==> inputs of v27 <==
==> flow/design.v <==
module FIR_low_pass_filter(
	input clk,
	input rst,
	input [7:0]FIR_IN,
	output reg [16:0]FIR_OUT
);
reg[7:0] delay_pipeline1;
reg[7:0] delay_pipeline2;
reg[7:0] delay_pipeline3;
reg[7:0] delay_pipeline4;
reg[7:0] delay_pipeline5;
reg[7:0] delay_pipeline6;
reg[7:0] delay_pipeline7;
reg[7:0] delay_pipeline8;
reg[7:0] delay_pipeline9;
wire[7:0] coeff1 = 8'd7;	 
wire[7:0] coeff2 = 8'd5;
wire[7:0] coeff3 = 8'd51;
wire[7:0] coeff4 = 8'd135;
wire[7:0] coeff5 = 8'd179;
wire[7:0] coeff6 = 8'd135;
wire[7:0] coeff7 = 8'd51;
wire[7:0] coeff8 = 8'd5;
wire[7:0] coeff9 = 8'd7;
reg signed [16:0] multi_data1 ; 
reg signed [16:0] multi_data2 ;
reg signed [16:0] multi_data3 ;
reg signed [16:0] multi_data4 ;
reg signed [16:0] multi_data5 ;
reg signed [16:0] multi_data6 ;
reg signed [16:0] multi_data7 ;
reg signed [16:0] multi_data8 ;
reg signed [16:0] multi_data9 ;
always@(posedge clk or negedge rst)
if(!rst)
begin
	delay_pipeline1 <= 8'b0 ;
	delay_pipeline2 <= 8'b0 ;
	delay_pipeline3 <= 8'b0 ;
	delay_pipeline4 <= 8'b0 ;
	delay_pipeline5 <= 8'b0 ;
	delay_pipeline6 <= 8'b0 ;
	delay_pipeline7 <= 8'b0 ;
	delay_pipeline8 <= 8'b0 ;
	delay_pipeline9 <= 8'b0 ;
end
else
begin
	delay_pipeline1 <= FIR_IN;
	delay_pipeline2 <= delay_pipeline1 ;
	delay_pipeline3 <= delay_pipeline2 ;
	delay_pipeline4 <= delay_pipeline3 ;
	delay_pipeline5 <= delay_pipeline4 ;
	delay_pipeline6 <= delay_pipeline5 ;
	delay_pipeline7 <= delay_pipeline6 ;
	delay_pipeline8 <= delay_pipeline7 ;
	delay_pipeline9 <= delay_pipeline8 ;
end
always@(posedge clk or negedge rst)  
	if(!rst)
		multi_data1 <= 17'b0 ;
	else
		multi_data1 <= delay_pipeline1*coeff1 ;
always@(posedge clk or negedge rst)  
	if(!rst)
		multi_data2 <= 17'b0 ;
	else
		multi_data2 <= delay_pipeline2*coeff2 ;
always@(posedge clk or negedge rst)  
	if(!rst)
		multi_data3 <= 17'b0 ;
	else
		multi_data3 <= delay_pipeline3*coeff3 ;
always@(posedge clk or negedge rst)  
	if(!rst)
		multi_data4 <= 17'b0 ;
	else
		multi_data4 <= delay_pipeline4*coeff4 ;
always@(posedge clk or negedge rst)  
	if(!rst)
		multi_data5 <= 17'b0 ;
	else
		multi_data5 <= delay_pipeline5*coeff5 ;
always@(posedge clk or negedge rst)  
	if(!rst)
		multi_data6 <= 17'b0 ;
	else
		multi_data6 <= delay_pipeline6*coeff6 ;
always@(posedge clk or negedge rst)  
	if(!rst)
		multi_data7 <= 17'b0 ;
	else
		multi_data7 <= delay_pipeline7*coeff7 ;
always@(posedge clk or negedge rst)  
	if(!rst)
		multi_data8 <= 17'b0 ;
	else
		multi_data8 <= delay_pipeline8*coeff8 ;
always@(posedge clk or negedge rst)  
	if(!rst)
		multi_data9 <= 17'b0 ;
	else
		multi_data9 <= delay_pipeline9*coeff9 ;
always@(posedge clk or negedge rst)
	if(!rst)
		FIR_OUT <= 16'b0 ;
	else
		FIR_OUT <= multi_data1 + multi_data2 + multi_data3 + multi_data4 +multi_data5 + multi_data6 + multi_data7 + multi_data8 + multi_data9 ;
endmodule
==> flow/run.sh <==
#!/bin/bash
# the make line also repeats each setting of config.mk as NAME=value (left out here)
make -C /OpenROAD-flow-scripts/flow DESIGN_CONFIG=/design/flow/config.mk WORK_HOME=/design/flow/orfs CLKGATE_MAP_FILE= finish
==> flow/config.mk <==
export PLATFORM = sky130hd
export DESIGN_NAME = FIR_low_pass_filter
export DESIGN_NICKNAME = FIR_low_pass_filter
export VERILOG_FILES = /design/flow/design.v
export SDC_FILE = /design/flow/constraint.sdc
export NUM_CORES = 4
export LEC_CHECK = 0
export ABC_AREA = 1
export CAP_MARGIN = 20
export CELL_PAD_IN_SITES_DETAIL_PLACEMENT = 0
export CORE_ASPECT_RATIO = 1.05
export CORE_MARGIN = 2
export CORE_UTILIZATION = 72
export CTS_CLUSTER_DIAMETER = 293
export CTS_CLUSTER_SIZE = 81
export GPL_ROUTABILITY_DRIVEN = 0
export HOLD_SLACK_MARGIN = 0.09
export MAX_ROUTING_LAYER = met5
export MIN_ROUTING_LAYER = met1
export PLACE_DENSITY_LB_ADDON = 0.26
export SLEW_MARGIN = 20
export TNS_END_PERCENT = 85
==> flow/constraint.sdc <==
create_clock -name core_clock -period 3.32 [get_ports {clk}]
set_input_delay 0.6640 -clock core_clock [delete_from_list [all_inputs] [get_ports {clk}]]
set_output_delay 0.6640 -clock core_clock [all_outputs]
set_load 0.01 [all_outputs]
==> inputs of v26, as changes to v27 <==
==> flow/config.mk (replaced) <==
export PLATFORM = sky130hd
export DESIGN_NAME = FIR_low_pass_filter
export DESIGN_NICKNAME = FIR_low_pass_filter
export VERILOG_FILES = /design/flow/design.v
export SDC_FILE = /design/flow/constraint.sdc
export NUM_CORES = 4
export LEC_CHECK = 0
export ABC_AREA = 1
export CAP_MARGIN = 20
export CORE_MARGIN = 2
export CORE_UTILIZATION = 72
export CTS_CLUSTER_DIAMETER = 206
export PLACE_DENSITY_LB_ADDON = 0.09
export SETUP_SLACK_MARGIN = 0.94
export SLEW_MARGIN = 20
==> flow/constraint.sdc (replaced) <==
create_clock -name core_clock -period 3.25 [get_ports {clk}]
set_input_delay 0.6500 -clock core_clock [delete_from_list [all_inputs] [get_ports {clk}]]
set_output_delay 0.6500 -clock core_clock [all_outputs]
set_load 0.01 [all_outputs]
==> inputs of v6, as changes to v27 <==
==> flow/config.mk (replaced) <==
export PLATFORM = sky130hd
export DESIGN_NAME = FIR_low_pass_filter
export DESIGN_NICKNAME = FIR_low_pass_filter
export VERILOG_FILES = /design/flow/design.v
export SDC_FILE = /design/flow/constraint.sdc
export NUM_CORES = 4
export LEC_CHECK = 0
export ABC_AREA = 1
export CAP_MARGIN = 20
export CORE_MARGIN = 2
export CORE_UTILIZATION = 72
export PLACE_DENSITY_LB_ADDON = 0.19
export SETUP_SLACK_MARGIN = 1.14
export SLEW_MARGIN = 20
==> flow/constraint.sdc (replaced) <==
create_clock -name core_clock -period 3.84 [get_ports {clk}]
set_input_delay 0.7680 -clock core_clock [delete_from_list [all_inputs] [get_ports {clk}]]
set_output_delay 0.7680 -clock core_clock [all_outputs]
set_load 0.01 [all_outputs]
==> inputs of v39, as changes to v27 <==
==> flow/config.mk (replaced) <==
export PLATFORM = sky130hd
export DESIGN_NAME = FIR_low_pass_filter
export DESIGN_NICKNAME = FIR_low_pass_filter
export VERILOG_FILES = /design/flow/design.v
export SDC_FILE = /design/flow/constraint.sdc
export NUM_CORES = 4
export LEC_CHECK = 0
export CAP_MARGIN = 20
export CORE_MARGIN = 2
export CORE_UTILIZATION = 65
export SETUP_SLACK_MARGIN = 1.4
export SLEW_MARGIN = 20
==> flow/constraint.sdc (replaced) <==
create_clock -name core_clock -period 5.17 [get_ports {clk}]
set_input_delay 1.0340 -clock core_clock [delete_from_list [all_inputs] [get_ports {clk}]]
set_output_delay 1.0340 -clock core_clock [all_outputs]
set_load 0.01 [all_outputs]
==> results <==
item	v26	v39	v6	v27
Status	stopped before the end	finished clean	finished with violations	finished with violations
Failing step	global routing	-	-	-
Reasons for failing layout checks	-	-	negative setup slack	negative setup slack
Syn_nets	2010	1664	2010	2010
Post-place instance area	17200 um2	15200 um2	16500 um2	16500 um2
Latest clock arrival within the worst-skew pair	-	0.44 ns	0.46 ns	0.45 ns
Worst path arrival time	-	4.41 ns	4.48 ns	4.28 ns
Highest clock rate	-	0.244 GHz	0.242 GHz	0.257 GHz
Total inserted antenna cells	-	0	2	0
Type of the most critical hold path	-	flip-flop to flip-flop	primary input to asynchronous set/reset pin	primary input to asynchronous set/reset pin
Tap cells	-	280	275	280
Complex-gate fraction of the synthesized area	0.0305	0.0777	0.0305	0.0305
Crit share post-route	-	0.792	1.08	1.17
